[design/flow/config.mk]
export PLATFORM = sky130hd
export DESIGN_NAME = cpu_v
export DESIGN_NICKNAME = cpu_v
export VERILOG_FILES = /design/flow/design.v
export SDC_FILE = /design/flow/constraint.sdc
export NUM_CORES = 4
export LEC_CHECK = 0
export ABC_AREA = 1
export CAP_MARGIN = 20
export CORE_MARGIN = 2
export CORE_UTILIZATION = 54
export CTS_CLUSTER_DIAMETER = 37
export GPL_TIMING_DRIVEN = 1
export MAX_ROUTING_LAYER = met4
export PLACE_DENSITY_LB_ADDON = 0.02
export SETUP_SLACK_MARGIN = 3.65
export SLEW_MARGIN = 20
[design/flow/run.sh]
#!/bin/bash
# the make line also repeats each setting of config.mk as NAME=value (left out here)
make -C /OpenROAD-flow-scripts/flow DESIGN_CONFIG=/design/flow/config.mk WORK_HOME=/design/flow/orfs CLKGATE_MAP_FILE= finish
[design/flow/design.v]
module alu_v(wire_clock, wire_reset, enable_alu, m2, m3, m4, opCode, FR_in, FR_out, useCarry, flagToShifthAndRot, dec);
   input  wire         wire_clock;
   input  wire         wire_reset;
   input  wire         enable_alu;
   output reg  [15:0]  m2;
   input  wire [15:0]  m3;
   input  wire [15:0]  m4;
   input  wire [5:0]   opCode;
   input  wire [15:0]  FR_in;
   output reg  [15:0]  FR_out;
   input  wire         useCarry;
   input  wire [2:0]   flagToShifthAndRot;
   input  wire         dec;
   reg [15:0]  m2_next;
   reg [15:0]  FR_next;
   reg         m2_we;
   reg [31:0]  temp;
   reg [15:0]  m3c;
   wire        cin = useCarry & FR_out[11];
   always @* begin
      m2_next = m2;
      FR_next = FR_out;
      m2_we   = 1'b0;
      temp    = 32'h00000000;
      m3c     = 16'h0000;
      casez(opCode)
        6'b000110: begin
           FR_next = FR_in;
        end
        6'b100000: begin
           temp = {16'h0000, m3} + {16'h0000, m4} + {31'h0, cin};
           FR_next[11] = (temp > 32'h0000ffff);
           m2_next = temp[15:0];
           m2_we = 1'b1;
           FR_next[12] = (temp[15:0] == 16'h0000);
        end
        6'b100001: begin
           temp = {16'h0000, m3} - {16'h0000, m4} + {31'h0, cin};
           m3c = m3 + {15'h0000, cin};
           m2_we = 1'b1;
           if(m4 > m3c) begin
              FR_next[6] = 1'b1;
              m2_next = 16'h0000;
           end
           else begin
              FR_next[6] = 1'b0;
              m2_next = temp[15:0];
           end
           FR_next[12] = (temp[15:0] == 16'h0000);
        end
        6'b100010: begin
           temp = m3 * m4;
           m2_next = temp[15:0];
           m2_we = 1'b1;
           FR_next[10] = (temp > 32'h0000ffff);
           FR_next[12] = (temp[15:0] == 16'h0000);
        end
        6'b100011: begin
           m2_we = 1'b1;
           if(m4 == 16'h0000) begin
              FR_next[9] = 1'b1;
              m2_next = 16'h0000;
           end
           else begin
              FR_next[9] = 1'b0;
              m2_next = m3 / m4;
           end
           FR_next[12] = (m2_next == 16'h0000);
        end
        6'b100101: begin
           m2_we = 1'b1;
           if(m4 == 16'h0000) begin
              FR_next[9] = 1'b1;
              m2_next = 16'h0000;
           end
           else begin
              FR_next[9] = 1'b0;
              m2_next = m3 % m4;
           end
           FR_next[12] = (m2_next == 16'h0000);
        end
        6'b100100: begin
           m2_we = 1'b1;
           if(dec == 1'b0) begin
              m2_next = m3 + 16'h0001;
              FR_next[12] = 1'b0;
           end
           else begin
              m2_next = m3 - 16'h0001;
              FR_next[12] = (m2_next == 16'h0000);
           end
        end
        6'b010110: begin
           if(m3 == m4) FR_next[15:13] = 3'b001;
           if(m3 <  m4) FR_next[15:13] = 3'b010;
           if(m3 >  m4) FR_next[15:13] = 3'b100;
        end
        6'b010010: begin
           m2_next = m3 & m4;
           m2_we = 1'b1;
           if(m2_next == 16'h0000) FR_next[12] = 1'b1;
        end
        6'b010011: begin
           m2_next = m3 | m4;
           m2_we = 1'b1;
           if(m2_next == 16'h0000) FR_next[12] = 1'b1;
        end
        6'b010100: begin
           m2_next = m3 ^ m4;
           m2_we = 1'b1;
           if(m2_next == 16'h0000) FR_next[12] = 1'b1;
        end
        6'b010101: begin
           m2_next = ~m3;
           m2_we = 1'b1;
           if(m2_next == 16'h0000) FR_next[12] = 1'b1;
        end
        6'b010000: begin
           m2_we = 1'b1;
           casez(flagToShifthAndRot)
             3'b10?: m2_next = ((m3 << m4) & 16'hffff) | (m3 >> (16'h000f - m4));
             3'b11?: m2_next = ((m3 >> (16'h0010 - m4)) | (m3 << m4)) & 16'hffff;
             3'b00?: m2_next = m3 << m4;
             default: m2_next = m3 >> m4;
           endcase
        end
        default: begin
        end
      endcase
   end
   always @(posedge wire_clock) begin
      if(wire_reset) begin
         FR_out <= 16'h0000;
      end
      else if(enable_alu) begin
         FR_out <= FR_next;
         if(m2_we) m2 <= m2_next;
      end
   end
endmodule
module control_unit_v(wire_clock, wire_reset, bus_RAM_DATA_IN, bus_RAM_DATA_OUT, bus_RAM_ADDRESS, wire_RW, bus_keyboard, videoflag, bus_vga_pos, bus_vga_char, enable_alu, FR_in_at_control, FR_out_at_control, opcode, useCarry, flagToShifthAndRot, useDec, m2, m3, m4, data_debug, led);
   input  wire        wire_clock;
   input  wire        wire_reset;
   input  wire [15:0] bus_RAM_DATA_IN;
   output reg  [15:0] bus_RAM_DATA_OUT;
   output reg  [15:0] bus_RAM_ADDRESS;
   output reg         wire_RW;
   input  wire [7:0]  bus_keyboard;
   output reg         videoflag;
   output reg  [15:0] bus_vga_pos;
   output reg  [15:0] bus_vga_char;
   output reg         enable_alu;
   input  wire [15:0] FR_in_at_control;
   output reg  [15:0] FR_out_at_control;
   output reg  [5:0]  opcode;
   output reg         useCarry;
   output reg  [2:0]  flagToShifthAndRot;
   output reg         useDec;
   input  wire [15:0] m2;
   output reg  [15:0] m3;
   output reg  [15:0] m4;
   output wire [15:0] data_debug;
   output wire [15:0] led;
   reg [2:0]   stage;
   reg         processing_instruction;
   reg [15:0]  IR;
   reg [15:0]  PC;
   reg [15:0]  Rn [0:7];
   reg [15:0]  END;
   reg [15:0]  SP;
   assign led = 16'h0000;
   assign data_debug = 16'h0000;
   wire [2:0]  ra = IR[9:7];
   wire [2:0]  rb = IR[6:4];
   wire [2:0]  rc = IR[3:1];
   wire [15:0] FR = FR_in_at_control;
   reg cond;
   always @* begin
      case(IR[9:6])
        4'b0000: cond = 1'b1;
        4'b0001: cond = FR[13];
        4'b0010: cond = ~FR[13];
        4'b0011: cond = FR[12];
        4'b0100: cond = ~FR[12];
        4'b0101: cond = FR[11];
        4'b0110: cond = ~FR[11];
        4'b0111: cond = FR[15];
        4'b1000: cond = FR[14];
        4'b1001: cond = FR[15] | FR[13];
        4'b1010: cond = FR[14] | FR[13];
        4'b1011: cond = FR[10];
        4'b1100: cond = ~FR[10];
        4'b1101: cond = FR[6];
        4'b1110: cond = FR[9];
        default: cond = 1'b0;
      endcase
   end
   always @(posedge wire_clock) begin
      if(wire_reset) begin
         wire_RW <= 1'b0;
         PC <= 16'h0000;
         SP <= 16'h7ffc;
         videoflag <= 1'b0;
         enable_alu <= 1'b0;
         Rn[1] <= 16'h0121;
         Rn[3] <= 16'h0241;
         stage <= 3'd1;
         processing_instruction <= 1'b0;
      end
      else begin
         stage <= stage + 3'd1;
         enable_alu <= 1'b0;
         if(processing_instruction == 1'b0) begin
            case(stage)
              3'd1: begin
                 bus_RAM_ADDRESS <= PC;
              end
              3'd2: begin
                 processing_instruction <= 1'b1;
                 IR <= bus_RAM_DATA_IN;
                 PC <= PC + 16'h0001;
                 stage <= 3'd1;
              end
              default: ;
            endcase
         end
         else begin
            casez(IR)
              16'b110000??????????: begin
                 case(stage)
                   3'd1: bus_RAM_ADDRESS <= PC;
                   3'd2: END <= bus_RAM_DATA_IN;
                   3'd3: bus_RAM_ADDRESS <= END;
                   3'd4: begin
                      PC <= PC + 16'h0001;
                      Rn[ra] <= bus_RAM_DATA_IN;
                      processing_instruction <= 1'b0;
                      stage <= 3'd1;
                   end
                   default: ;
                 endcase
              end
              16'b110001??????????: begin
                 case(stage)
                   3'd1: bus_RAM_ADDRESS <= PC;
                   3'd2: END <= bus_RAM_DATA_IN;
                   3'd3: bus_RAM_ADDRESS <= END;
                   3'd4: begin
                      wire_RW <= 1'b1;
                      bus_RAM_DATA_OUT <= Rn[ra];
                   end
                   3'd5: begin
                      PC <= PC + 16'h0001;
                      wire_RW <= 1'b0;
                      processing_instruction <= 1'b0;
                      stage <= 3'd1;
                   end
                   default: ;
                 endcase
              end
              16'b111101??????????: begin
                 case(stage)
                   3'd1: bus_RAM_ADDRESS <= Rn[ra];
                   3'd2: begin
                      wire_RW <= 1'b1;
                      bus_RAM_DATA_OUT <= Rn[rb];
                   end
                   3'd3: begin
                      wire_RW <= 1'b0;
                      processing_instruction <= 1'b0;
                      stage <= 3'd1;
                   end
                   default: ;
                 endcase
              end
              16'b111100??????????: begin
                 case(stage)
                   3'd1: bus_RAM_ADDRESS <= Rn[rb];
                   3'd2: begin
                      Rn[ra] <= bus_RAM_DATA_IN;
                      processing_instruction <= 1'b0;
                      stage <= 3'd1;
                   end
                   default: ;
                 endcase
              end
              16'b111000??????????: begin
                 case(stage)
                   3'd1: bus_RAM_ADDRESS <= PC;
                   3'd2: begin
                      Rn[ra] <= bus_RAM_DATA_IN;
                      PC <= PC + 16'h0001;
                      processing_instruction <= 1'b0;
                      stage <= 3'd1;
                   end
                   default: ;
                 endcase
              end
              16'b110011??????????: begin
                 case(stage)
                   3'd1: begin
                      casez(IR[1:0])
                        2'b?0: Rn[ra] <= Rn[rb];
                        2'b01: Rn[ra] <= SP;
                        2'b11: SP <= Rn[ra];
                      endcase
                   end
                   3'd2: begin
                      processing_instruction <= 1'b0;
                      stage <= 3'd1;
                   end
                   default: ;
                 endcase
              end
              16'b110010??????????: begin
                 case(stage)
                   3'd1: begin
                      bus_vga_pos <= Rn[rb];
                      bus_vga_char <= Rn[ra];
                   end
                   3'd2: begin
                      if(bus_vga_char[11:8] == 4'h0)
                        bus_vga_char <= Rn[ra] + 16'h0f00;
                      else if(bus_vga_char[11:8] == 4'hf)
                        bus_vga_char <= Rn[ra] - 16'h0f00;
                   end
                   3'd3: videoflag <= 1'b1;
                   3'd4: videoflag <= 1'b0;
                   3'd5: begin
                      processing_instruction <= 1'b0;
                      stage <= 3'd1;
                   end
                   default: ;
                 endcase
              end
              16'b110101??????????: begin
                 case(stage)
                   3'd1: Rn[ra] <= {8'h00, bus_keyboard};
                   3'd2: begin
                      processing_instruction <= 1'b0;
                      stage <= 3'd1;
                   end
                   default: ;
                 endcase
              end
              16'b000101??????????: begin
                 case(stage)
                   3'd1: bus_RAM_ADDRESS <= SP;
                   3'd2: begin
                      wire_RW <= 1'b1;
                      if(IR[6] == 1'b0)
                        bus_RAM_DATA_OUT <= Rn[ra];
                      else
                        bus_RAM_DATA_OUT <= FR;
                   end
                   3'd3: begin
                      wire_RW <= 1'b0;
                      processing_instruction <= 1'b0;
                      stage <= 3'd1;
                      SP <= SP - 16'h0001;
                   end
                   default: ;
                 endcase
              end
              16'b000110??????????: begin
                 case(stage)
                   3'd1: SP <= SP + 16'h0001;
                   3'd2: bus_RAM_ADDRESS <= SP;
                   3'd3: begin
                      if(IR[6] == 1'b0) begin
                         Rn[ra] <= bus_RAM_DATA_IN;
                      end
                      else begin
                         FR_out_at_control <= bus_RAM_DATA_IN;
                         opcode <= IR[15:10];
                         enable_alu <= 1'b1;
                      end
                   end
                   3'd6: begin
                      processing_instruction <= 1'b0;
                      stage <= 3'd1;
                   end
                   default: ;
                 endcase
              end
              16'b000100??????????: begin
                 case(stage)
                   3'd1: SP <= SP + 16'h0001;
                   3'd2: bus_RAM_ADDRESS <= SP;
                   3'd3: PC <= bus_RAM_DATA_IN;
                   3'd4: begin
                      PC <= PC + 16'h0001;
                      processing_instruction <= 1'b0;
                      stage <= 3'd1;
                   end
                   default: ;
                 endcase
              end
              16'b100000??????????, 16'b100001??????????, 16'b100010??????????,
              16'b100011??????????, 16'b100101??????????, 16'b010010??????????,
              16'b010011??????????, 16'b010100??????????, 16'b010101??????????,
              16'b100100??????????, 16'b010110??????????, 16'b010000??????????: begin
                 case(stage)
                   3'd1: begin
                      opcode <= IR[15:10];
                      enable_alu <= 1'b1;
                      casez(IR[15:10])
                        6'b100100: begin
                           m3 <= Rn[ra];
                           useDec <= IR[6];
                        end
                        6'b010110: begin
                           m3 <= Rn[ra];
                           m4 <= Rn[rb];
                        end
                        6'b010101: begin
                           m3 <= Rn[rb];
                        end
                        6'b010000: begin
                           m3 <= Rn[ra];
                           m4 <= {12'h000, IR[3:0]};
                           flagToShifthAndRot <= IR[6:4];
                        end
                        6'b10000?: begin
                           m3 <= Rn[rb];
                           m4 <= Rn[rc];
                           useCarry <= IR[0];
                        end
                        default: begin
                           m3 <= Rn[rb];
                           m4 <= Rn[rc];
                        end
                      endcase
                   end
                   3'd6: begin
                      if(IR[15:10] == 6'b010110)
                        bus_vga_char <= FR;
                      else
                        Rn[ra] <= m2;
                      if(IR[15:10] == 6'b010100)
                        bus_vga_char <= m2;
                      processing_instruction <= 1'b0;
                      stage <= 3'd1;
                   end
                   default: ;
                 endcase
              end
              16'b000010??????????: begin
                 case(stage)
                   3'd1: bus_RAM_ADDRESS <= PC;
                   3'd2: if(cond) PC <= bus_RAM_DATA_IN - 16'h0001;
                   3'd3: PC <= PC + 16'h0001;
                   3'd4: begin
                      processing_instruction <= 1'b0;
                      stage <= 3'd1;
                   end
                   default: ;
                 endcase
              end
              16'b000011??????????: begin
                 case(stage)
                   3'd1: bus_RAM_ADDRESS <= SP;
                   3'd2: begin
                      wire_RW <= 1'b1;
                      bus_RAM_DATA_OUT <= PC;
                   end
                   3'd3: wire_RW <= 1'b0;
                   3'd4: bus_RAM_ADDRESS <= PC;
                   3'd5: begin
                      if(cond) begin
                         PC <= bus_RAM_DATA_IN - 16'h0001;
                         SP <= SP - 16'h0001;
                      end
                   end
                   3'd6: PC <= PC + 16'h0001;
                   3'd7: begin
                      processing_instruction <= 1'b0;
                      stage <= 3'd1;
                   end
                   default: ;
                 endcase
              end
              default: begin
                 wire_RW <= 1'b0;
                 processing_instruction <= 1'b0;
                 stage <= 3'd1;
              end
            endcase
         end
      end
   end
endmodule
module  cpu_v(wire_clock, wire_reset, bus_RAM_DATA_IN,bus_RAM_DATA_OUT,bus_RAM_ADDRESS,wire_RW, bus_keyboard, videoflag, bus_vga_pos, bus_vga_char,data_debug, led);
   input wire         wire_clock;
   input wire         wire_reset;
   input wire [15:0]  bus_RAM_DATA_IN;
   output wire [15:0]  bus_RAM_DATA_OUT;
   output wire [15:0]  bus_RAM_ADDRESS;
   output wire         wire_RW;
   input  wire [7:0]  bus_keyboard;
   output wire         videoflag;
   output wire [15:0]  bus_vga_pos;
   output wire [15:0]  bus_vga_char;
   output wire [15:0]  data_debug;
   output wire [15:0]  led;
   wire [15:0]         m2;
   wire [15:0]         m3;
   wire [15:0]         m4;
   wire                enable_alu;
   wire [5:0]          opCode;
   wire                useCarry;
   wire                useDec;
   wire [15:0]         FR_in_at_control;
   wire [15:0]         FR_out_at_control;
   wire [2:0]          flagToShifthAndRot;
   alu_v alu_v_dut(wire_clock,wire_reset,enable_alu,m2,m3,m4,opCode,FR_out_at_control,FR_in_at_control,useCarry,flagToShifthAndRot,useDec);
   control_unit_v control_v_dut(wire_clock, wire_reset, bus_RAM_DATA_IN,bus_RAM_DATA_OUT,bus_RAM_ADDRESS,wire_RW, bus_keyboard, videoflag, bus_vga_pos, bus_vga_char,enable_alu,FR_in_at_control,FR_out_at_control,opCode,useCarry,flagToShifthAndRot,useDec,m2,m3,m4,data_debug, led);
endmodule
[design/flow/constraint.sdc]
create_clock -name core_clock -period 19.6 [get_ports {wire_clock}]
set_input_delay 3.9200 -clock core_clock [delete_from_list [all_inputs] [get_ports {wire_clock}]]
set_output_delay 3.9200 -clock core_clock [all_outputs]
set_load 0.01 [all_outputs]
==> git commit body, run 1 <==
Add synthesis and place-and-route results

* Status: finished with violations
- Violated layout checks: setup timing
* Capturing element of the worst setup path: alu_v_dut.m2[8]$_DFFE_PP_
* Total chip power: 3.00 mW
- In the finished design, the share of the clock period the worst path needs comes to 121%.
* Vertical die dimension: 292 µm
* Biggest area contributors in the synthesized netlist: sky130_fd_sc_hd__edfxtp_1 (19%), sky130_fd_sc_hd__nand2_1 (11%), sky130_fd_sc_hd__ha_1 (10%), sky130_fd_sc_hd__fa_1 (9.3%), sky130_fd_sc_hd__inv_1 (7.9%)
* Cell leakage power: 26.5 nW
* Sequential cell area: 0.0101 mm²
- Post-Route Skew: 0.0434 ns
- The worst-case max-slew headroom was logged as 21.8%.
- Total wire length: 196,000 µm
- Deepest level of the CTS H-tree: 2
- The placement summary gives the final routability congestion estimate as 1.09.
- After synthesis, the netlist uses 81 different library cells.
* Logic area: ~0.033 mm²
- Setup violation total in the final timing report: 17
* Cell type with the highest aggregate area in the netlist: sky130_fd_sc_hd__edfxtp_1
- Total number of placement rows: 105
* Yosys reg bits: 362
- Cell area reported after detailed placement: approximately 0.052 mm²
- Post-route worst setup slack: -4.02 ns
* Main flop type after synthesis: sky130_fd_sc_hd__edfxtp_1
- Including well taps, the total number of placed cells is 7,819.
- Among cell families on the critical path, the largest total delay comes from simple AND/OR/NAND/NOR gates.
- Final Max-Slew Violation Tally: 0
- Mux contribution to synthesized area: less than 1%
- Most common cell type on the critical path: sky130_fd_sc_hd__nand2_1
- DRC marker count from the first detailed-route iteration: a little under 6,000
- Synth Area per Inst: 7.11 µm²
* Power dissipated in combinational cells: about 1.1 mW
* Floorplan-stage core utilization: 54.5%
- The critical path is of the flip-flop to flip-flop type.
* Vias in the first global route: 47,900
- Hold depth: 2
- The CTS log lists the clock sinks for this run as 362.
- Peak ir drop on the vdd network: about 0.087 mV
- For the final routed database, the setup TNS stands at -63.47 ns.
- Per the detail_route report, vias per standard cell equal a little over 6.
- The root buffer cell chosen for the clock tree is sky130_fd_sc_hd__clkbuf_16.
- Clock tree from TritonCTS: built
- R2r worst-path depth: 180
* Switching share of power: 39.9%
* Post-route DRC violation count: 0
* Final std cells w/o fill: 8,102
- Category of the worst setup path capture point: flip-flop
* Aggregate global-route resource usage: 44.8%
- Ranked by power, first place goes to combinational cells.
* Half-perimeter wire length after detailed placement: ~140,000 µm
* Number of synthesized flops with an enable pin: 282
* Destination of the worst hold path: alu_v_dut.FR_out[4]$_SDFFE_PP0P_
- The script logs the mean routed wire length per placed instance as roughly 24 µm.
- Counting the fill cells in the layout gives 6,587.
- The cell-mix breakdown from Yosys lists the compound-gate area share as 19.4%.
* Highest cell delay on the worst timing path: 0.52 ns
- The synthesized design devotes to its leading area cell type a little under a fifth of total area.
- Iteration count of the initial detailed-routing pass: 9
- At the worst endpoint, the arrival time is approximately 24 ns.
- Initial antenna violation count: 4
- The skew report gives the latency at the later pin of the worst-skew pair as 0.61 ns.
* Worst Path Buf+Inv: 39
- Clock buffers created by TritonCTS: ~47
- Counting every instance in the synthesized netlist gives 6,279.
- Adders+Majority by Area: about a fifth
- The power report lists the sequential group at 931 µW.
- Wire length of the first global-routing pass: approximately 280,000 µm
- Fmax: 42.3 MHz
* Slew at the pin with the worst max-slew slack: 1.16 ns
- Setup slack on the worst reg-to-reg path comes out at -4.02 ns.
- Clock-pin slew was measured on the worst setup and hold paths at 0.07 ns.
* Core area: 0.0820 mm²
* Worst flop-to-flop path endpoint: alu_v_dut.m2[8]$_DFFE_PP_
* Launch point of the worst reg-to-reg path: control_v_dut.m3[15]$_DFFE_PP_
* Share of the core filled with cells: 69.7%
- Final min period: approximately 24 ns
- The critical path crosses 180 cells after its start point.
* Most repeated cell in the gate-level netlist after synthesis: sky130_fd_sc_hd__nand2_1
* Portion of total power attributed to sequential cells: 31.0%
* Boundary pin count: 124
- The clock network consumes a total of 937 µW.
* Hold WC Path Type: flip-flop to flip-flop
* CTS max path bufs: 3
* GRT Residual Overflow: 0
* # Max-Cap Violations: 0
- Slowest-stage cell, CP: sky130_fd_sc_hd__edfxtp_1
- Clk pwr share: 31.2%
* Area growth from synthesis to layout: 27.9%
- After synthesis, the largest family of logic cells by area is simple AND/OR/NAND/NOR gates.
- Hold wc startpoint: control_v_dut.FR_out_at_control[4]$_DFFE_PP_
* Largest net degree at the start of global routing: 107
* Number of warning messages in the logs: 82
* Share of the yosys chip area belonging to registers: 22.5%
- XOR/XNOR Area Share: 4.20%
- Min Hold Slack: 0.470 ns
- RSZ-0062 raised after global routing: true
* Critical Path Start: control_v_dut.m3[15]$_DFFE_PP_
- Summing all non-filler instances in the final layout gives an area of 0.0571 mm².
- For this block, the via count after detailed routing is 50,200.
- The power report puts the net switching power at about 1.2 mW.
- Cell count listed in synth_stat.txt: 6,279
- The chip occupies 0.0850 mm².
* Number of buffer cells added on primary ports: just over 90
- STA classifies the critical path startpoint as a flip-flop.
- Power per Cell Area: 52.5 mW/mm²
- Yosys Chip Area: 0.0447 mm²
- Required time worst endpoint: 19.91 ns
* Portion of total power attributed to combinational logic: 37.7%
* Synth Warn #: 2
- Per the post-route antenna check, the number of violating nets is 0.
- Final Hold Fails: 0
* Internal Dissipation: ~1.8 mW
- By count the netlist is led by sky130_fd_sc_hd__nand2_1 (1,283), sky130_fd_sc_hd__inv_1 (939), sky130_fd_sc_hd__o21ai_0 (602).
- For this run, the post-layout net count is 7,582.
- Max fanout on the critical path was recorded as 11.
- Per the synth stats, the proportion of register bits with asynchronous set or reset is 0%.
* Die extent in x: 292 µm
- Logged for this run, the post-placement worst setup slack is -3.26 ns.
- Simple-gate portion of the synthesized area: 22.8%
- Before any placement, the netlist area is recorded as between 0.04 and 0.05 mm².
[what timing repair did]
action,4_1_cts,5_1_grt
cloned,4,0
endpoints found under the setup margin,17,17
pin swaps,204,134
setup buffers,140,46
hold buffers,0,0
resized,343,197
[cell type report]
class	instances	share of cell area, %
timing repair buffer	932	13.1
inverter	982	6.59
timing repair inverter	3	0.0460
sequential	362	17.6
clock buffer	53	2.15
clock inverter	35	0.839
antenna	4	0.0175
tap	1070	2.34
multi-input combinational	4661	57.3
[per-layer routing]
layer	vias up	wire length, µm	track usage (%)
met5	-	0	-
met4	0	16800	28.9
met3	1020	19300	6.23
met2	3298	88000	70.3
met1	23500	71700	54.2
li1	22400	-	-
==> inputs of run 2 (changes only) <==
- ABC_AREA: 1 -> unset
- CORE_UTILIZATION: 54 -> 72
- CTS_CLUSTER_DIAMETER: 37 -> 31
- GPL_TIMING_DRIVEN: 1 -> unset
- MAX_ROUTING_LAYER: met4 -> unset
- PLACE_DENSITY_LB_ADDON: 0.02 -> 0.24
- SETUP_SLACK_MARGIN: 3.65 -> unset
- TNS_END_PERCENT: unset -> 5
- clock period: 19.6 -> 10.5 ns (I/O delays scaled with it)
==> git commit body, run 2 <==
Record implementation results from latest flow run

- Overall chip area: between 0.06 and 0.07 mm²
* Stage reached: global routing
* Clock buffers created by TritonCTS: 48
- Global routing consumed, over all layers together, between 70% and 80% of the routing resources.
* Half-perimeter wire length after detailed placement: 137,000 µm
* Root Buffer: sky130_fd_sc_hd__clkbuf_16
* Yosys Chip Area: ~0.044 mm²
- Total number of clock tree sinks: 362
- Looking at the clock tree report, the H-tree level count equals 2.
- Synth Warn #: 2
- Per the synthesis report, the simple-gate share of the synthesized area is 17.6%.
* Total number of placement rows: ~90
- The flow did not finish.
- Number of synthesized flops with an enable pin: 282
* Fraction of registers with async set or reset after synthesis: 0%
- Fraction of the mapped netlist area in compound gates: 19.9%
* Post-CTS Hold Fix Bufs: 0
* Yosys reg bits: around 360
- Last weighted congestion value of the routability-driven placer: 1.15
- XOR/XNOR Area Share: 4.17%
- Vertical die dimension: 251 µm
* Biggest area contributors in the synthesized netlist: sky130_fd_sc_hd__edfxtp_1 (19%), sky130_fd_sc_hd__ha_1 (10%), sky130_fd_sc_hd__fa_1 (9.4%), sky130_fd_sc_hd__mux4_2 (5.3%), sky130_fd_sc_hd__nand2_1 (4.5%)
* Cells after synthesis: between 5,000 and 6,000
* Core area: 0.0604 mm²
- Most repeated cell in the gate-level netlist after synthesis: sky130_fd_sc_hd__nand2_1
- The number of cells reported by Yosys stat comes to 5,090.
- Dominant comb cell: AND-OR/OR-AND gates
* Cell area reported after detailed placement: ~0.050 mm²
- The global route stage reports its total congestion overflow as 18.
- Top cell area share: 19.3%
- sky130_fd_sc_hd__edfxtp_1 takes more of the synthesized area than any other cell.
* CTS max path bufs: 3
- Number of buffer cells added on primary ports: 91
- Die extent in x: 251 µm
- Adders+Majority by Area: 19.7%
- Mux contribution to synthesized area: under 10%
- Synthesized cell area: 0.0439 mm²
- Main flop type after synthesis: sky130_fd_sc_hd__edfxtp_1
- The first error in the log reads "[ERROR GRT-0116] Global routing finished with congestion. Check the congestion regions in the DRC Viewer".
- Each instance of the synthesized netlist takes up on average roughly 8.6 µm².
* Share of the yosys chip area belonging to registers: 22.9%
- Placed cell count: 6,354
* Count of cell types in the netlist: 107
- Floorplan-stage core utilization: about 73%
- For this design the top-level I/O count stands at approximately 120.
- Sorting the synthesized cells by how often they occur yields sky130_fd_sc_hd__nand2_1 (525), sky130_fd_sc_hd__nor2_1 (524), sky130_fd_sc_hd__inv_1 (373).
run 2: stage by stage:
step                setup slack, ns  hold WS, ns
floorplan                    -13.59        0.422
global placement             -13.59        0.451
detailed placement           -14.31        0.516
CTS                          -13.46        0.536
run 2: routing by layer:
metal / GRT usage, % / overflow
met5: 45.9 / 0
met4: 75.7 / 9
met3: 65.7 / 0
met2: 93.8 / 8
met1: 78.6 / 1
run 2: repair_timing:
item / 4_1_cts
resized: 92
setup endpoints to repair: 17
pin swaps: 56
gates cloned: 1
setup buffers: 42
==> inputs of run 3 (changes only) <==
- ABC_AREA: unset -> 1
- CORE_UTILIZATION: 72 -> 68
- CTS_CLUSTER_DIAMETER: 31 -> 260
- CTS_CLUSTER_SIZE: unset -> 65
- GPL_TIMING_DRIVEN: unset -> 1
- MAX_ROUTING_LAYER: unset -> met4
- PLACE_DENSITY_LB_ADDON: 0.24 -> unset
- SETUP_SLACK_MARGIN: unset -> 3.65
- TNS_END_PERCENT: 5 -> unset
- clock period: 10.5 -> 25.6 ns (I/O delays scaled with it)
==> git commit body, run 3 <==
Record implementation results from latest flow run

- Status: aborted with a tool error
* Stage reached: global routing
- The first error in the log reads "[ERROR GRT-0232] Routing congestion too high. Check the congestion heatmap in the GUI".
- XOR/XNOR Area Share: around 4.2%
* Adders+Majority by Area: 19.4%
- Clock buffers created by TritonCTS: 9
- In this run the cell area measured after placement is 0.0463 mm².
- Overall chip area: 0.0677 mm²
- The congestion estimate from routability-driven global placement came to 1.14.
- Half-perimeter wire length after detailed placement: 129,000 µm
- GRT Residual Overflow: 2,010
* Total number of clock tree sinks: 362
* Fraction of registers with async set or reset after synthesis: 0%
* Aggregate global-route resource usage: 84.3%
* Minimum setup slack after placement: -0.291 ns
- In this run the number of H-tree levels came out at 1.
- Synth Area per Inst: 7.11 µm²
- Dominant comb cell: simple AND/OR/NAND/NOR gates
- The number of different library cells used by synthesis comes to between 80 and 90.
* Simple-gate portion of the synthesized area: 22.8%
* Placed cell count: 7,069
* Commonest cells in the synthesized netlist: sky130_fd_sc_hd__nand2_1 (1,283), sky130_fd_sc_hd__inv_1 (939), sky130_fd_sc_hd__o21ai_0 (602)
- The synthesis log from Yosys contains 2 warnings.
* Vertical die dimension: 260 µm
* Floorplan-stage core utilization: 69.0%
- Die extent in x: 260 µm
* Synthesized cell area: around 0.045 mm²
* Number of synthesized flops with an enable pin: 282
- Core area: approximately 0.065 mm²
- The floorplan has 93 rows.
- The synthesized netlist handed to floorplanning was reported with a cell count of 6,279.
- The stat command in Yosys gives a chip area of between 0.04 and 0.05 mm².
- Number of buffer cells added on primary ports: roughly 91
- Most repeated cell in the gate-level netlist after synthesis: sky130_fd_sc_hd__nand2_1
- The post-synth register bit count is roughly 360.
* Mux contribution to synthesized area: less than 1%
* Fraction of the mapped netlist area in compound gates: 19.4%
- During I/O placement, the number of pins put on the boundary was 124.
- Share of the yosys chip area belonging to registers: 22.5%
* Cell type with the highest aggregate area in the netlist: sky130_fd_sc_hd__edfxtp_1
* Top cell area share: 19.0%
* Root Buffer: sky130_fd_sc_hd__clkbuf_16
- In the Yosys report the total cell count is roughly 6,300.
- Per the CTS log, the buffer count on the longest clock path is 3.
- By area the synthesized netlist is led by sky130_fd_sc_hd__edfxtp_1 (19%), sky130_fd_sc_hd__nand2_1 (11%), sky130_fd_sc_hd__ha_1 (10%), sky130_fd_sc_hd__fa_1 (9.3%), sky130_fd_sc_hd__inv_1 (7.9%).
- Main flop type after synthesis: sky130_fd_sc_hd__edfxtp_1
-- run 3: metal layers --
metal  GRT usage, %  overflow
met5              -         -
met4           79.5       339
met3           64.2       191
met2            102      1147
met1           84.3       333
-- run 3: repair_timing --
item                                   in CTS
cloned                                      4
setup buffers                             148
pin swaps                                 147
endpoints found under the hold margin       0
setup endpoints to repair                  17
hold buffers                                0
resized                                   367
==> inputs of run 4 (changes only) <==
- ABC_AREA: 1 -> unset
- CELL_PAD_IN_SITES_DETAIL_PLACEMENT: unset -> 2
- CELL_PAD_IN_SITES_GLOBAL_PLACEMENT: unset -> 2
- CORE_UTILIZATION: 68 -> 40
- CTS_CLUSTER_DIAMETER: 260 -> 198
- CTS_CLUSTER_SIZE: 65 -> unset
- GPL_ROUTABILITY_DRIVEN: unset -> 0
- GPL_TIMING_DRIVEN: 1 -> unset
- SETUP_SLACK_MARGIN: 3.65 -> unset
- SLEW_MARGIN: 20 -> 10
- clock period: 25.6 -> 32.0 ns (I/O delays scaled with it)
==> git commit body, run 4 <==
Add synthesis and place-and-route results

* Wire length of the first global-routing pass: 318,000 µm
- Total number of placement rows: 121
- Worst Path Buf+Inv: 4
- Drt wl/cell: 33.4 µm
* Iteration count of the initial detailed-routing pass: 9
* Yosys reg bits: 362
- Category of the worst setup path capture point: flip-flop
* Largest net degree at the start of global routing: between 50 and 60
- Synth Warn #: 2
- Of the post-synthesis cell area, the part taken by muxes is 9.06%.
- The share of the core area taken by cells at floorplan is just over 40%.
- Worst endpoint data arrival time: about 30 ns
- Placed cell count: 6,450
- Setup repair after global routing left no endpoint under its margin.
* Post-route DRC violation count: 0
- Endpoints with negative setup slack in the final report add up to 0.
- Synth Area per Inst: 8.63 µm²
* Total number of clock tree sinks: between 300 and 400
* Min Hold Slack: 0.478 ns
- Half-perimeter wire length after detailed placement: between 150,000 and 200,000 µm
- STA classifies the critical path startpoint as a flip-flop.
* Clk pwr share: 30.6%
- Vias in the first global route: 45,900
- Synthesis handed over a netlist of just over 5,000 instances.
- The synthesis report names the predominant flop master as sky130_fd_sc_hd__edfxtp_1.
- Relative to the synthesized area, the layout overhead comes to 9.79%.
- Per the CTS log, the buffer count on the longest clock path is 3.
- Worst reg-to-reg setup slack: 1.99 ns
- Most repeated cell in the gate-level netlist after synthesis: sky130_fd_sc_hd__nand2_1
* Boundary pin count: roughly 120
* Power per Cell Area: roughly 33 mW/mm²
- The worst VDD IR drop from the latest analysis is 0.0482 mV.
* Yosys Chip Area: 0.0439 mm²
- The share of synthesized area in the top cell type comes to about a fifth.
* Core area: roughly 0.11 mm²
- Portion of total power attributed to sequential cells: 34.3%
- Final std cells w/o fill: roughly 6,500
- CTS built an H-tree with a depth of 2.
- The final timing summary puts the cycle share of the worst path at 93.8%.
* GRT Residual Overflow: 0
- The flow ran to the end and the layout has no timing, DRC or antenna violations.
- The worst pin sits at a relative slew slack of 19.4%.
- Initial antenna violation count: 15
- Counting pins that exceed their max-slew limit in the final report gives 0.
* Power Sequential: 553 µW
- As reported, the later end of the worst-skew pair has a clock insertion delay of 0.61 ns.
- R2r worst-path depth: between 100 and 150
- The final timing report lists a hold violation count of 0.
- The cell family contributing the most delay on the critical path is AND-OR/OR-AND gates.
- Net switching power figure: 618 µW
* Share of the yosys chip area belonging to registers: 22.9%
* Overall chip area: around 0.11 mm²
- Summed negative setup slack over all endpoints: 0 ns
- The tree is rooted in a sky130_fd_sc_hd__clkbuf_16.
- The routed layout has ~44,000 vias.
- Destination of the worst hold path: alu_v_dut.FR_out[8]$_SDFFE_PP0P_
* Minimum setup slack after placement: between 0.03 and 0.04 ns
- For the worst reg-to-reg path, the endpoint reported by OpenROAD is alu_v_dut.m2[9]$_DFFE_PP_.
- In this run, post-CTS hold repair placed 0 buffers.
- The wire length recorded after detailed routing is 219,000 µm.
- Number of buffer cells added on primary ports: 91
- Vertical die dimension: ~340 µm
- Switching share of power: 38.3%
* Number of stages on the worst setup path: about 110
* Cell count listed in synth_stat.txt: 5,090
- In this run, power in combinational logic comes to 566 µW.
- The gate-level netlist out of Yosys references approximately 110 unique cell types.
- For the pin with the worst max-slew slack, the measured transition is 1.20 ns.
- For the worst min-delay path, the startpoint reported by OpenROAD is alu_v_dut.FR_out[8]$_SDFFE_PP0P_.
- Worst Path Max Fanout: 23
- Hold depth: 2
- For this run, the top clock speed supported by timing is 33.3 MHz.
- The synthesis report gives the async set-or-reset register share as 0%.
- The final timing report gives a worst setup slack of 1.99 ns.
- Summed over the clock group, the power is between 400 and 500 µW.
- The most critical setup path has its startpoint at control_v_dut.m3[10]$_DFFE_PP_.
* Most common cell type on the critical path: sky130_fd_sc_hd__ha_1
- Per the post-CTS timing run, clock transition at the registers of the reported paths is 0.07 ns.
- Cell leakage power: 19.5 nW
* Number of nets in the finished design: ~5,700
- Launch point of the worst reg-to-reg path: control_v_dut.m3[10]$_DFFE_PP_
* Dominant comb cell: AND-OR/OR-AND gates
- Capturing element of the worst setup path: alu_v_dut.m2[9]$_DFFE_PP_
- Highest cell delay on the worst timing path: 0.86 ns
- Clock buffers created by TritonCTS: 40
* Detail-routed via count per cell: between 6 and 7
* Commonest cells in the synthesized netlist: sky130_fd_sc_hd__nand2_1 (525), sky130_fd_sc_hd__nor2_1 (524), sky130_fd_sc_hd__inv_1 (373)
- Die extent in x: 335 µm
* Synthesized cell area: ~0.044 mm²
- After Yosys synthesis, full adders, half adders and majority gates account for 19.7% of the synthesized area.
- DRC marker count from the first detailed-route iteration: 4,108
- Portion of total power attributed to combinational logic: 35.1%
- Internal Dissipation: 995 µW
* Clock tree from TritonCTS: built
- Simple-gate portion of the synthesized area: 17.6%
- Between clock sinks in the finished design, the worst skew comes to 0.0365 ns.
- In this run, synthesis inferred 282 flip-flops with an integrated enable.
- The count of nets left with antenna violations once routing finished came out at 0.
* Slowest-stage cell, CP: sky130_fd_sc_hd__nor3_1
- STA reports the tightest min-delay check as being of type flip-flop to flip-flop.
- Required time worst endpoint: between 30 and 40 ns
- The smallest clock period supported by the final layout is computed as between 30 and 40 ns.
- Crit path kind: flip-flop to flip-flop
* Cell type with the highest aggregate area in the netlist: sky130_fd_sc_hd__edfxtp_1
- Main power-consuming group: combinational cells
- Biggest area contributors in the synthesized netlist: sky130_fd_sc_hd__edfxtp_1 (19%), sky130_fd_sc_hd__ha_1 (10%), sky130_fd_sc_hd__fa_1 (9.4%), sky130_fd_sc_hd__mux4_2 (5.3%), sky130_fd_sc_hd__nand2_1 (4.5%)
- Aggregate global-route resource usage: 39.5%
* Number of warning messages in the logs: 79
- Max-cap violations in this run came to 0.
- XOR/XNOR Area Share: between 4 and 5%
- Fraction of the mapped netlist area in compound gates: 19.9%
==> run 4: layout make-up <==
cell class / count / area (µm²)
fillers: 12100 / 60600
multi-input cells: 4033 / 31300
flip-flops and latches: 362 / 10100
repair buffers: 263 / 2200
well taps: 1414 / 1770
inverters: 388 / 1460
clock buffers: 46 / 1020
clock inverters: 28 / 312
diodes: 10 / 25.0
==> run 4: what timing repair did <==
item                       4_1_cts  5_1_grt
gates cloned                     0        0
pin swaps                        0        2
setup endpoints to repair        6       17
setup buffers                    0        5
resized                          2       34
==> run 4: stage by stage <==
stage | power [mW] | util [%] | area [µm²]
2_1_floorplan | 0.905 | - | 44000
3_3_place_gp | 1.10 | 42.8 | 46600
3_5_place_dp | 1.12 | 42.8 | 46600
4_1_cts | 1.61 | 44.0 | 47900
5_1_grt | 1.68 | 44.3 | 48200
6_report | 1.61 | 44.3 | 48200
==> run 4: routing by layer <==
layer | part of all wire (%) | up-vias | track usage, %
met1 | 40 | 22500 | 47.1
met2 | 47 | 1838 | 63.6
li1 | - | 18500 | -
met5 | 0 | - | -
met4 | 7.0 | 0 | 22.7
met3 | 6.6 | 661 | 5.87
==> inputs of run 5 (changes only) <==
- CELL_PAD_IN_SITES_DETAIL_PLACEMENT: 2 -> unset
- CELL_PAD_IN_SITES_GLOBAL_PLACEMENT: 2 -> unset
- CORE_UTILIZATION: 40 -> 72
- CTS_CLUSTER_DIAMETER: 198 -> 31
- CTS_CLUSTER_SIZE: unset -> 48
- GPL_ROUTABILITY_DRIVEN: 0 -> unset
- MAX_ROUTING_LAYER: met4 -> unset
- PLACE_DENSITY_LB_ADDON: unset -> 0.25
- SLEW_MARGIN: 10 -> 20
- clock period: 32.0 -> 11.2 ns (I/O delays scaled with it)
==> git commit body, run 5 <==
Record implementation results from latest flow run

* Fraction of the mapped netlist area in compound gates: around 20%
- The warning tally printed by Yosys for this design is 2.
- Post-CTS Hold Fix Bufs: 0
- Sorting the synthesis cell report by count puts at the top sky130_fd_sc_hd__nand2_1.
* Error that halted the flow: [ERROR GRT-0116] Global routing finished with congestion. Check the congestion regions in the DRC Viewer.
- Status: aborted with a tool error
* Yosys reg bits: ~360
* Cell count listed in synth_stat.txt: between 5,000 and 6,000
* Yosys Chip Area: 0.0439 mm²
- A synthesized cell averages 8.63 µm².
- Prior to clock tree synthesis, the placed netlist has a worst setup slack of -13.41 ns.
- Summed over all instances, the cell type with the most area after synthesis is sky130_fd_sc_hd__edfxtp_1.
* Main flop type after synthesis: sky130_fd_sc_hd__edfxtp_1
- The synthesized design devotes to its leading area cell type 19.3% of total area.
- Multiplexer cells account for 9.06% of the synthesized area.
- Die extent in x: 251 µm
- Total number of clock tree sinks: about 360
* Cells after synthesis: ~5,100
* Fraction of registers with async set or reset after synthesis: 0%
* Clock buffers created by TritonCTS: approximately 55
- In this run the clock root is driven by a sky130_fd_sc_hd__clkbuf_16.
- Aggregate global-route resource usage: 89.3%
- Number of synthesized flops with an enable pin: 282
* Half-perimeter wire length after detailed placement: 140,000 µm
* Vertical die dimension: roughly 250 µm
* Boundary pin count: 124
* Biggest area contributors in the synthesized netlist: sky130_fd_sc_hd__edfxtp_1 (19%), sky130_fd_sc_hd__ha_1 (10%), sky130_fd_sc_hd__fa_1 (9.4%), sky130_fd_sc_hd__mux4_2 (5.3%), sky130_fd_sc_hd__nand2_1 (4.5%)
- Simple-gate portion of the synthesized area: 17.6%
* Last weighted congestion value of the routability-driven placer: around 1.2
* Stage reached: global routing
* Deepest level of the CTS H-tree: 2
- Among the non-sequential cells, AND-OR/OR-AND gates take the most area.
* Total number of placement rows: 90
* Overall chip area: 0.0630 mm²
- XOR/XNOR Area Share: 4.17%
- CTS max path bufs: 3
- Floorplan-stage core utilization: 72.7%
* GRT Residual Overflow: 856
* Core area: 0.0604 mm²
- The cell area that synthesis handed to floorplanning was approximately 0.044 mm².
- Placed cell count: between 6,000 and 7,000
- Share of the yosys chip area belonging to registers: between 20% and 30%
- Yosys mapped the design onto 107 distinct sky130hd cell types.
- Number of buffer cells added on primary ports: 91
- Commonest cells in the synthesized netlist: sky130_fd_sc_hd__nand2_1 (525), sky130_fd_sc_hd__nor2_1 (524), sky130_fd_sc_hd__inv_1 (373)
- Adders+Majority by Area: 19.7%
## run 5: per-stage QoR
| stage | power [mW] | area (µm²) | TNS (ns) | hold slack, ns |
|---|---|---|---|---|
| after CTS | 5.01 | 53900 | -208.63 | 0.500 |
| after floorplan | 2.60 | 44900 | -214.15 | 0.422 |
| after detailed placement | 3.15 | 50200 | -225.21 | 0.476 |
| after global placement | 3.07 | 50200 | -210.01 | 0.458 |
## run 5: per-layer routing
metal	GRT usage [%]	GRT overflow
met5	63.6	20
met4	88.1	258
met3	80.2	77
met2	100	429
met1	88.8	72
## run 5: what timing repair did
item / 4_1_cts
setup buffers: 87
resized: 216
endpoints found under the setup margin: 17
pin swaps: 130
cloned: 2
==> inputs of run 6 (changes only) <==
- CTS_CLUSTER_SIZE: 48 -> 43
- PLACE_DENSITY: unset -> 0.35
- PLACE_DENSITY_LB_ADDON: 0.25 -> unset
==> git commit body, run 6 <==
Record implementation results from latest flow run

- The flow stopped in global routing.
- Error that halted the flow: [ERROR GRT-0116] Global routing finished with congestion. Check the congestion regions in the DRC Viewer.
* Number of synthesized flops with an enable pin: 282
- In the Yosys report, the sequential cells make up 22.9% of the chip area.
* Adders+Majority by Area: 19.7%
- Yosys Chip Area: ~0.044 mm²
- The cell sitting at the root of the clock tree is a sky130_fd_sc_hd__clkbuf_16.
- Fraction of registers with async set or reset after synthesis: 0%
* Simple-gate portion of the synthesized area: 17.6%
* Synthesized cell area: 0.0439 mm²
- The total area inside the core boundary comes to 0.0604 mm².
- Of the combinational cells, the family taking the most area is AND-OR/OR-AND gates.
- Count of cell types in the netlist: 107
- Floorplan-stage core utilization: 72.7%
- Half-perimeter wire length after detailed placement: 139,000 µm
- The report puts the hold buffer count at CTS at 0.
- Mux contribution to synthesized area: 9.06%
* CTS max path bufs: 3
* Last weighted congestion value of the routability-driven placer: 1.12
- Cell area reported after detailed placement: 0.0505 mm²
* Overall chip area: 0.0630 mm²
- CTS built an H-tree with a depth of 2.
* XOR/XNOR Area Share: 4.17%
- Most repeated cell in the gate-level netlist after synthesis: sky130_fd_sc_hd__nand2_1
* Clock buffers created by TritonCTS: 54
- Cell count listed in synth_stat.txt: 5,090
- Vertical die dimension: 251 µm
- Cells after synthesis: 5,090
- Commonest cells in the synthesized netlist: sky130_fd_sc_hd__nand2_1 (525), sky130_fd_sc_hd__nor2_1 (524), sky130_fd_sc_hd__inv_1 (373)
- Die extent in x: 251 µm
- Aggregate global-route resource usage: 82.7%
- The floorplan report gives the top-level pin count as ~120.
- Yosys reg bits: 362
- GRT Residual Overflow: 553
- The synthesized design devotes to its leading area cell type 19.3% of total area.
- Synth Warn #: 2
- Biggest area contributors in the synthesized netlist: sky130_fd_sc_hd__edfxtp_1 (19%), sky130_fd_sc_hd__ha_1 (10%), sky130_fd_sc_hd__fa_1 (9.4%), sky130_fd_sc_hd__mux4_2 (5.3%), sky130_fd_sc_hd__nand2_1 (4.5%)
* Main flop type after synthesis: sky130_fd_sc_hd__edfxtp_1
- Cell type with the highest aggregate area in the netlist: sky130_fd_sc_hd__edfxtp_1
* Number of buffer cells added on primary ports: 91
* Status: aborted with a tool error
- Per the synthesis report, the AND-OR/OR-AND share of the synthesized area is 19.9%.
* Total number of clock tree sinks: 362
- After floorplanning, the core was divided into about 90 placement rows.
* Synth Area per Inst: 8.63 µm²
run 6: layer usage:
metal / GRT usage (%) / GRT overflow
met4: 80.0 / 230
met1: 83.4 / 17
met5: 42.9 / 7
met3: 69.8 / 30
met2: 97.0 / 269
run 6: through the flow:
step | setup WS [ns] | cells
after floorplan | -12.86 | 5121
after global placement | -13.04 | 6356
after detailed placement | -13.86 | 6356
after CTS | -12.40 | 6544
run 6: repair_timing:
item | in CTS
endpoints found under the setup margin | 17
gates cloned | 5
resized | 175
setup buffers | 81
hold endpoints to repair | 0
pin swaps | 115
==> inputs of run 7 (changes only) <==
- CORE_UTILIZATION: 72 -> 19
- CTS_CLUSTER_DIAMETER: 31 -> unset
- CTS_CLUSTER_SIZE: 43 -> unset
- PLACE_DENSITY: 0.35 -> unset
- clock period: 11.2 -> 41.5 ns (I/O delays scaled with it)
==> git commit body, run 7 <==
Add synthesis and place-and-route results

- Setup repair after global routing left no endpoint under its margin.
* Status: finished clean
- Hold wc startpoint: control_v_dut.IR[5]$_DFFE_PP_
- Commonest cells in the synthesized netlist: sky130_fd_sc_hd__nand2_1 (525), sky130_fd_sc_hd__nor2_1 (524), sky130_fd_sc_hd__inv_1 (373)
- Max fanout on the critical path was recorded as 22.
* Post-CTS Hold Fix Bufs: 0
* Core area: 0.230 mm²
- Biggest area contributors in the synthesized netlist: sky130_fd_sc_hd__edfxtp_1 (19%), sky130_fd_sc_hd__ha_1 (10%), sky130_fd_sc_hd__fa_1 (9.4%), sky130_fd_sc_hd__mux4_2 (5.3%), sky130_fd_sc_hd__nand2_1 (4.5%)
- Relative slew slack: 19.7%
* Worst Path Buf+Inv: 4
- Power per Cell Area: 25.6 mW/mm²
- Number of synthesized flops with an enable pin: 282
- Cell type with the highest aggregate area in the netlist: sky130_fd_sc_hd__edfxtp_1
* Synth Area per Inst: 8.63 µm²
- Hold WC Path Type: flip-flop to flip-flop
- Worst reg-to-reg setup slack: 8.00 ns
- Via Count: 42,400
- Clock tree from TritonCTS: built
- GRT Residual Overflow: 0
* Yosys reg bits: 362
- The final timing report lists clock skew as 0.0313 ns.
* Final min period: 33.50 ns
- The critical path is of the flip-flop to flip-flop type.
- DRC marker count from the first detailed-route iteration: just under 5,000
- Per the timing report, the achievable frequency comes out to 29.8 MHz.
- The wire-length estimate of the detail-placed layout is approximately 150,000 µm.
* Net switching power figure: 466 µW
* Last weighted congestion value of the routability-driven placer: between 0.9 and 1
- Adders+Majority by Area: 19.7%
- Startpoint Class: flip-flop
* CTS max path bufs: 3
- The report puts the cell count of the worst reg-to-reg path at about 110.
- During I/O placement, the number of pins put on the boundary was 124.
- Per the repair_timing log after CTS, setup buffers inserted total 0.
- The internal power of the cells totals 817 µW.
* Portion of total power attributed to combinational logic: 33.3%
* Capturing element of the worst setup path: alu_v_dut.m2[3]$_DFFE_PP_
- Compared with the post-synthesis result, the final layout area differs by 14.2%.
- XOR/XNOR Area Share: 4.17%
- Fraction of the mapped netlist area in compound gates: approximately a fifth
- The report lists the number of standard-cell rows as 176.
- Dividing the detail-routed via count by the number of cells gives 5.22.
* Critical Path Start: control_v_dut.m4[4]$_DFFE_PP_
- Number of stages on the worst setup path: 113
* Cell count listed in synth_stat.txt: 5,090
* Cells after synthesis: 5,090
- The transition time recorded at the tightest slew-check pin is 1.19 ns.
* Worst flop-to-flop path endpoint: alu_v_dut.m2[3]$_DFFE_PP_
- In the final design database the tool counted 5,660 nets.
* Clk pwr share: 33.6%
- Share of the yosys chip area belonging to registers: 22.9%
- The script extracted a total leakage power of 19.5 nW.
- Most repeated cell in the gate-level netlist after synthesis: sky130_fd_sc_hd__nand2_1
- Number of buffer cells added on primary ports: 91
- The cell sitting at the root of the clock tree is a sky130_fd_sc_hd__clkbuf_16.
- Yosys Chip Area: 0.0439 mm²
* Vertical die dimension: 485 µm
* Mux contribution to synthesized area: 9.06%
* Main flop type after synthesis: sky130_fd_sc_hd__edfxtp_1
- Slowest-stage cell, CP: sky130_fd_sc_hd__a222oi_1
- Along the worst hold path, the cell count comes to 0.
- Worst endpoint data arrival time: 33.83 ns
- Entering global routing, the biggest net connects 57 pins.
- Portion of total power attributed to sequential cells: 33.1%
- The number of global-route vias before repair was 41,200.
* Final Max-Slew Violation Tally: 0
- After Yosys synthesis, and, or, nand and nor cells account for 17.6% of the synthesized area.
- Final worst-path cycle share: 80.7%
- The chip occupies 0.235 mm².
- The power report lists the clock group at 431 µW.
- TritonCTS created between 40 and 50 clock buffers.
- The first global-routing pass estimated 287,000 µm of wire.
- Setup violation total in the final timing report: 0
- Worst-skew pair later-pin latency: 0.63 ns
* Dominant comb cell: AND-OR/OR-AND gates
- The endpoint of the worst hold path is reported as control_v_dut.flagToShifthAndRot[1]$_DFFE_PP_.
- For this configuration, the core starts out at a cell density of 19.1%.
* Min Hold Slack: 0.465 ns
- In the power breakdown, the biggest contributor is clock.
- In this run, post-CTS repair resized a total of 0 instances.
- Total number of clock tree sinks: 362
- Total wire length: between 150,000 and 200,000 µm
- The area fraction of the largest cell type after synthesis is 19.3%.
- Drt wl/cell: roughly 25 µm
- In this run, distinct cell masters in the synthesized netlist total 107.
- Power dissipated in combinational cells: 428 µW
* Initial antenna violation count: 6
* Number of warning messages in the logs: 77
- STA classifies the critical path endpoint as a flip-flop.
- Most common cell type on the critical path: sky130_fd_sc_hd__ha_1
* Crit-path leading delay family: AND-OR/OR-AND gates
- The clock H-tree reported by CTS has 2 levels.
- Summed over all failing endpoints, the final setup total negative slack is 0 ns.
* Aggregate global-route resource usage: 16.3%
- Peak ir drop on the vdd network: about 0.03 mV
- Fraction of registers with async set or reset after synthesis: 0%
- The OpenROAD report gives the critical path a required time of 41.83 ns.
* Register clock-pin slew on the reported worst setup and hold paths: around 0.060 ns
- Synthesized cell area: about 0.044 mm²
- In this run the critical register-to-register path is launched from control_v_dut.m4[4]$_DFFE_PP_.
- Final Hold Fails: 0
* Highest cell delay on the worst timing path: approximately 0.9 ns
- TritonRoute reported its final design rule violation total as 0.
* Switching share of power: 36.3%
- Tally of nets with antenna violations remaining after routing: 0
- Power Sequential: 425 µW
* Die extent in x: 485 µm
* Iteration count of the initial detailed-routing pass: 9
* Synth Warn #: 2
- The run reported a max-capacitance violation count of 0.
## run 7: final cells by class
type,count,area (µm²)
fill,25200,180000
clock inverter,27,402
tap,3026,3790
clock buffer,57,1210
antenna,1,2.50
timing repair buffer,237,2010
sequential,362,10100
multi-input combinational,4033,31200
inverter,388,1460
## run 7: metrics by stage
step	utilization (%)	power (mW)	instance area, µm²	instances	setup slack [ns]
2_1_floorplan	-	0.698	44000	5121	14.07
3_3_place_gp	21.1	0.845	48500	8043	8.56
3_5_place_dp	21.1	0.848	48500	8043	8.41
4_1_cts	21.8	1.28	50100	8127	8.26
5_1_grt	21.8	1.33	50100	8130	6.21
6_report	21.8	1.28	50100	8131	8.00
## run 7: routing by layer
metal,wire (µm),global-route usage [%]
met5,48,0
met4,10500,7.35
met3,18000,2.60
met2,88300,25.8
met1,82800,21.7
==> inputs of run 8 (changes only) <==
- CORE_UTILIZATION: 19 -> 72
- CTS_CLUSTER_SIZE: unset -> 10
- SETUP_SLACK_MARGIN: unset -> 1.56
- clock period: 41.5 -> 5.28 ns (I/O delays scaled with it)
==> git commit body, run 8 <==
Record implementation results from latest flow run

* CTS max path bufs: 3
- Per the GRT congestion report, total overflow comes to 754.
- Adders+Majority by Area: between 10% and 20%
* Last weighted congestion value of the routability-driven placer: 1.25
- Top cell area share: 19.3%
* Half-perimeter wire length after detailed placement: 140,000 µm
- For this design, Yosys synthesis ends with a cell count of roughly 5,100.
- Mux contribution to synthesized area: 9.06%
- Per Yosys stat, the portion of area used by sequential elements is 22.9%.
* Placed cell count: 6,478
* Boundary pin count: 124
- According to the CTS report, the clock sink count is 362.
- For this configuration, the core starts out at a cell density of 72.7%.
* Stage reached: global routing
- Fraction of the mapped netlist area in compound gates: about a fifth
- Synth Area per Inst: 8.63 µm²
* Post-CTS Hold Fix Bufs: 0
- Counting distinct cell types in the post-synthesis netlist gives 107.
- After synthesis the netlist holds a flip-flop and latch count of ~360.
- Cell type with the highest aggregate area in the netlist: sky130_fd_sc_hd__edfxtp_1
- The synthesized design contains 282 enable-type register cells.
- The horizontal die dimension reported for this design is 251 µm.
- The floorplan step set the die height to 251 µm.
* Error that halted the flow: [ERROR GRT-0116] Global routing finished with congestion. Check the congestion regions in the DRC Viewer.
* Fraction of registers with async set or reset after synthesis: 0%
- Synth Warn #: 2
* Core area: between 0.06 and 0.07 mm²
- Total global-route track usage over all layers is 87.0%.
- Number of buffer cells added on primary ports: 91
- XOR/XNOR Area Share: 4.17%
* Synthesized cell area: 0.0439 mm²
* Clock buffers created by TritonCTS: 43
- Ranked by total cell area, the synthesized netlist is headed by sky130_fd_sc_hd__edfxtp_1 (19%), sky130_fd_sc_hd__ha_1 (10%), sky130_fd_sc_hd__fa_1 (9.4%), sky130_fd_sc_hd__mux4_2 (5.3%), sky130_fd_sc_hd__nand2_1 (4.5%).
- Root Buffer: sky130_fd_sc_hd__clkbuf_16
- Most repeated cell in the gate-level netlist after synthesis: sky130_fd_sc_hd__nand2_1
* Main flop type after synthesis: sky130_fd_sc_hd__edfxtp_1
- Commonest cells in the synthesized netlist: sky130_fd_sc_hd__nand2_1 (525), sky130_fd_sc_hd__nor2_1 (524), sky130_fd_sc_hd__inv_1 (373)
- The area recorded from the Yosys report for this design is 0.0439 mm².
- Total number of placement rows: 90
- The run stopped with a tool error.
- The cell count after synthesis came out at roughly 5,100.
* Dominant comb cell: AND-OR/OR-AND gates
- Deepest level of the CTS H-tree: 2
* Simple-gate portion of the synthesized area: 17.6%
- Overall chip area: 0.0630 mm²
run 8: layer usage:
metal / track usage (%) / overflow
met5: 59.2 / 18
met4: 82.9 / 192
met3: 76.4 / 49
met2: 99.0 / 414
met1: 87.6 / 81
run 8: through the flow:
stage / worst slack [ns] / TNS, ns / cell area (µm²) / hold slack [ns]
3_3_place_gp: -18.63 / -315.64 / 51600 / 0.451
2_1_floorplan: -18.76 / -315.51 / 45200 / 0.422
3_5_place_dp: -19.52 / -330.01 / 51600 / 0.470
4_1_cts: -18.83 / -319.16 / 54100 / 0.469
run 8: repair_timing:
item | in CTS
setup buffers | 49
gates cloned | 1
pin swaps | 62
resized | 188
setup endpoints to repair | 159
==> inputs of run 9 (changes only) <==
- ABC_AREA: unset -> 1
- CAP_MARGIN: 20 -> 0
- CTS_CLUSTER_DIAMETER: unset -> 145
- CTS_CLUSTER_SIZE: 10 -> 97
- PLACE_DENSITY: unset -> 0.42
- SETUP_SLACK_MARGIN: 1.56 -> 5.0
- clock period: 5.28 -> 25.7 ns (I/O delays scaled with it)
==> git commit body, run 9 <==
Record implementation results from latest flow run

* Status: aborted with a tool error
- Stage reached: global routing
- The first error in the log reads "[ERROR GRT-0116] Global routing finished with congestion. Check the congestion regions in the DRC Viewer".
- The top cell type by area accounts for between 10% and 20% of the synthesized area.
- Yosys reported that registers with async set or reset make up 0%.
- According to the dpl log, the detail-placed design has an HPWL of approximately 130,000 µm.
- Adders+Majority by Area: 19.4%
- Synth Warn #: 2
- Aggregate global-route resource usage: a little under three quarters
- The report lists the number of standard-cell rows as approximately 91.
- The main area contributors are sky130_fd_sc_hd__edfxtp_1 (19%), sky130_fd_sc_hd__nand2_1 (11%), sky130_fd_sc_hd__ha_1 (10%), sky130_fd_sc_hd__fa_1 (9.3%), sky130_fd_sc_hd__inv_1 (7.9%).
- XOR/XNOR Area Share: 4.20%
- The cell area that synthesis handed to floorplanning was 0.0447 mm².
* Number of synthesized flops with an enable pin: 282
- Yosys Chip Area: 0.0447 mm²
* Cell area reported after detailed placement: 0.0467 mm²
- Looking at the clock tree report, the maximum root-to-sink buffer count equals 3.
- Synth Area per Inst: 7.11 µm²
- Summed over all instances, the cell type with the most area after synthesis is sky130_fd_sc_hd__edfxtp_1.
- Placed cell count: 6,995
- Floorplan-stage core utilization: 72.6%
- Per the synth log, the flip-flop and latch total comes to 362.
- After synthesis, flip-flops and latches occupy 22.5% of the total area.
* Last weighted congestion value of the routability-driven placer: 1.12
- The die is 253 µm wide.
- GRT Residual Overflow: 144
* Count of cell types in the netlist: 81
* Core area: 0.0615 mm²
* Cell count listed in synth_stat.txt: 6,279
- Mux contribution to synthesized area: 0.291%
- Dominant comb cell: simple AND/OR/NAND/NOR gates
- The synthesized netlist devotes 22.8% of its cell area to simple gates.
* Total number of clock tree sinks: 362
- The chip occupies 0.0640 mm².
- The synthesized instance count is about 6,300.
- From bottom edge to top edge, the die measures 253 µm.
- Root Buffer: sky130_fd_sc_hd__clkbuf_16
* Most repeated cell in the gate-level netlist after synthesis: sky130_fd_sc_hd__nand2_1
- Deepest level of the CTS H-tree: 1
- Looking at the cell usage after synthesis, the top flip-flop cell is sky130_fd_sc_hd__edfxtp_1.
- Fraction of the mapped netlist area in compound gates: between 15 and 20%
* Post-CTS Hold Fix Bufs: 0
- Number of buffer cells added on primary ports: around 90
* Boundary pin count: about 120
- Clock buffers created by TritonCTS: 9
- Commonest cells in the synthesized netlist: sky130_fd_sc_hd__nand2_1 (1,283), sky130_fd_sc_hd__inv_1 (939), sky130_fd_sc_hd__o21ai_0 (602)
==> run 9: routing by layer <==
layer,GRT usage [%],GRT overflow
met5,31.0,2
met4,69.2,53
met3,52.4,6
met2,90.7,76
met1,73.2,7
==> run 9: per-stage QoR <==
stage | setup WS, ns | util, %
2_1_floorplan | 4.96 | -
3_3_place_gp | 0.626 | 75.9
3_5_place_dp | -0.180 | 75.9
4_1_cts | 3.79 | 83.1
==> run 9: what timing repair did <==
action	CTS
endpoints found under the setup margin	17
buffers inserted	238
gates cloned	5
gates resized	476
hold endpoints to repair	0
pin swaps	217
==> inputs of run 10 (changes only) <==
- ABC_AREA: 1 -> unset
- CAP_MARGIN: 0 -> 20
- CORE_UTILIZATION: 72 -> 58
- CTS_CLUSTER_DIAMETER: 145 -> unset
- CTS_CLUSTER_SIZE: 97 -> unset
- MAX_ROUTING_LAYER: unset -> met4
- PLACE_DENSITY: 0.42 -> unset
- SETUP_SLACK_MARGIN: 5.0 -> 4.88
- TNS_END_PERCENT: unset -> 5
- clock period: 25.7 -> 18.8 ns (I/O delays scaled with it)
==> git commit body, run 10 <==
Add synthesis and place-and-route results

* Total wire length: 181,000 µm
- Worst flop-to-flop path endpoint: alu_v_dut.m2[10]$_DFFE_PP_
- The pre-antenna-repair detailed-routing pass consisted of 9 iterations.
- Worst Path Max Fanout: 7
* Worst Path Buf+Inv: 10
- Total chip power: 2.71 mW
* Synthesized cell area: 0.0439 mm²
- Clk pwr share: 29.6%
* Highest routed layer: met4
- In this run, the synthesized area fraction spent on adder and majority cells is recorded as approximately a fifth.
* Area growth from synthesis to layout: 21.2%
- After the flow finishes, the layout carries non-filler instances totaling around 6,700.
* Boundary pin count: 124
- Nets still carrying antenna violations after routing amount to 0.
- Counting pins that exceed their max-slew limit in the final report gives 0.
* Worst endpoint data arrival time: 24.61 ns
- Cell leakage power: 22.5 nW
- Looking at the hold checks, the worst path lands on control_v_dut.flagToShifthAndRot[1]$_DFFE_PP_.
- Power Sequential: 940 µW
- Number of nets in the finished design: 6,259
- Critical Path Start: control_v_dut.m4[12]$_DFFE_PP_
- Yosys mapped a number of flops with a built-in enable equal to 282.
- The switching component of the power was reported as 1.00 mW.
- For the worst setup path, the data required time is 19.09 ns.
- The report counts max-capacitance violations totalling 0.
- M1 wire length: 64,400 µm
- On the reported timing paths, the clock transition at the registers reads 0.06 ns.
* Yosys Chip Area: 0.0439 mm²
- Simple-gate portion of the synthesized area: 17.6%
* Largest net degree at the start of global routing: roughly 57
- Across all layers, the routed design uses 45,500 vias.
- Placed cell count: 6,535
- After synthesis, the share of cell area in mux cells is under 10%.
* Setup violation total in the final timing report: 17
* Synth Area per Inst: 8.63 µm²
* Cells after synthesis: between 5,000 and 6,000
- Core area: 0.0747 mm²
- Slowest-stage cell, CP: sky130_fd_sc_hd__or4_4
* R2r worst-path depth: 114
- The report lists the violated layout checks as setup timing.
- XOR/XNOR Area Share: approximately 4.2%
- Slew at the pin with the worst max-slew slack: approximately 1.2 ns
* Most repeated cell in the gate-level netlist after synthesis: sky130_fd_sc_hd__nand2_1
- Cell type with the highest aggregate area in the netlist: sky130_fd_sc_hd__edfxtp_1
- Wire length of the first global-routing pass: ~270,000 µm
- Top cell area share: 19.3%
- Status: finished with violations
- Fmax: 41.1 MHz
- Power dissipated in combinational cells: 965 µW
* Final worst-path cycle share: 129%
- Relative slew slack: 18.3%
* Total number of placement rows: 100
- Global routing used 47.2% of the available tracks.
- Number of warning messages in the logs: roughly 80
- Fraction of registers with async set or reset after synthesis: 0%
- Crit path kind: flip-flop to flip-flop
* Post-CTS Hold Fix Bufs: 0
- After synthesis the netlist holds a flip-flop and latch count of 362.
- In the routed design, unresolved DRC markers number 0.
* Number of stages on the worst setup path: 114
- According to the hold report, the worst path is of the flip-flop to flip-flop type.
* Final min period: 24.31 ns
- Of the total synthesized cell area, the portion taken by AND-OR and OR-AND cells is 19.9%.
- On the final layout, the worst clock skew is 0.0436 ns.
- Post-synth the commonest register cell is sky130_fd_sc_hd__edfxtp_1.
- For this sky-water flow run, the detailed-routed wirelength per cell is reported as 27.2 µm.
- In this run the full chip footprint comes out at 0.0779 mm².
* Worst-skew pair later-pin latency: 0.59 ns
- For this run, the detailed router reports a per-instance via density of 6.83.
- Counting distinct cell types in the post-synthesis netlist gives 107.
* Die extent in x: 279 µm
- RSZ-0062 raised after global routing: true
- GRT Residual Overflow: 0
- Category of the worst setup path capture point: flip-flop
- Floorplan-stage core utilization: 58.8%
- Number of buffer cells added on primary ports: 91
- Per the power-grid run, VDD falls by no more than 0.0997 mV.
* Post-route worst setup slack: -5.51 ns
- Last weighted congestion value of the routability-driven placer: 1.08
* Worst reg-to-reg setup slack: -5.51 ns
- Final Hold Fails: 0
* Reported clock group power: 800 µW
- Commonest cells in the synthesized netlist: sky130_fd_sc_hd__nand2_1 (525), sky130_fd_sc_hd__nor2_1 (524), sky130_fd_sc_hd__inv_1 (373)
- In this run switching power makes up 37.0% of total power.
- The synth_stat.txt file lists the number of cells as 5,090.
- Cell internal power was estimated by the tool at 1.70 mW.
- Portion of total power attributed to combinational logic: 35.7%
* Startpoint Class: flip-flop
- Capturing element of the worst setup path: alu_v_dut.m2[10]$_DFFE_PP_
- On the worst path, the slowest cell contributes a delay of roughly 0.56 ns.
- Portion of total power attributed to sequential cells: 34.7%
- Synth Warn #: 2
- CTS reports a maximum clock tree buffer depth of 3.
* Hold depth: 0
- By area, the combinational part of the netlist is dominated by AND-OR/OR-AND gates.
- Main power-consuming group: combinational cells
- The tree built by TritonCTS fans out to 362 sinks.
* Half-perimeter wire length after detailed placement: 133,000 µm
* Launch point of the worst reg-to-reg path: control_v_dut.m4[12]$_DFFE_PP_
- For this block, the initial DRC count from the detailed router was approximately 6,000.
* WL met2: slightly below 80,000 µm
run 10: layout make-up:
cell class              count  area [µm²]
repair buffers            843        6610
multi-input cells        4034       32600
diodes                      3        7.51
well taps                 969        1210
fillers                  5756       21500
inverters                 388        1460
clock inverters            26         369
flip-flops and latches    362       10100
clock buffers              42         945
run 10: what timing repair did:
item,4_1_cts,5_1_grt
endpoints found under the setup margin,17,17
resized,106,51
setup buffers,45,14
pin swaps,71,47
gates cloned,2,0
run 10: through the flow:
stage          TNS [ns]  cell area (µm²)  worst slack, ns  hold slack, ns
2_1_floorplan    -85.77            44900            -5.29           0.422
3_3_place_gp     -92.06            50700            -5.54           0.441
3_5_place_dp     -98.61            50700            -5.93           0.452
4_1_cts          -81.75            52800            -4.95           0.451
5_1_grt         -110.34            53200            -6.65           0.460
6_report         -91.07            53200            -5.51           0.468
run 10: metal layers:
metal | vias up | global-route usage [%]
li1 | 19700 | -
met1 | 21500 | 56.6
met2 | 3384 | 70.8
met3 | 927 | 9.14
met4 | 0 | 35.0
met5 | - | -
Power is estimated from default activity; no workload was simulated.
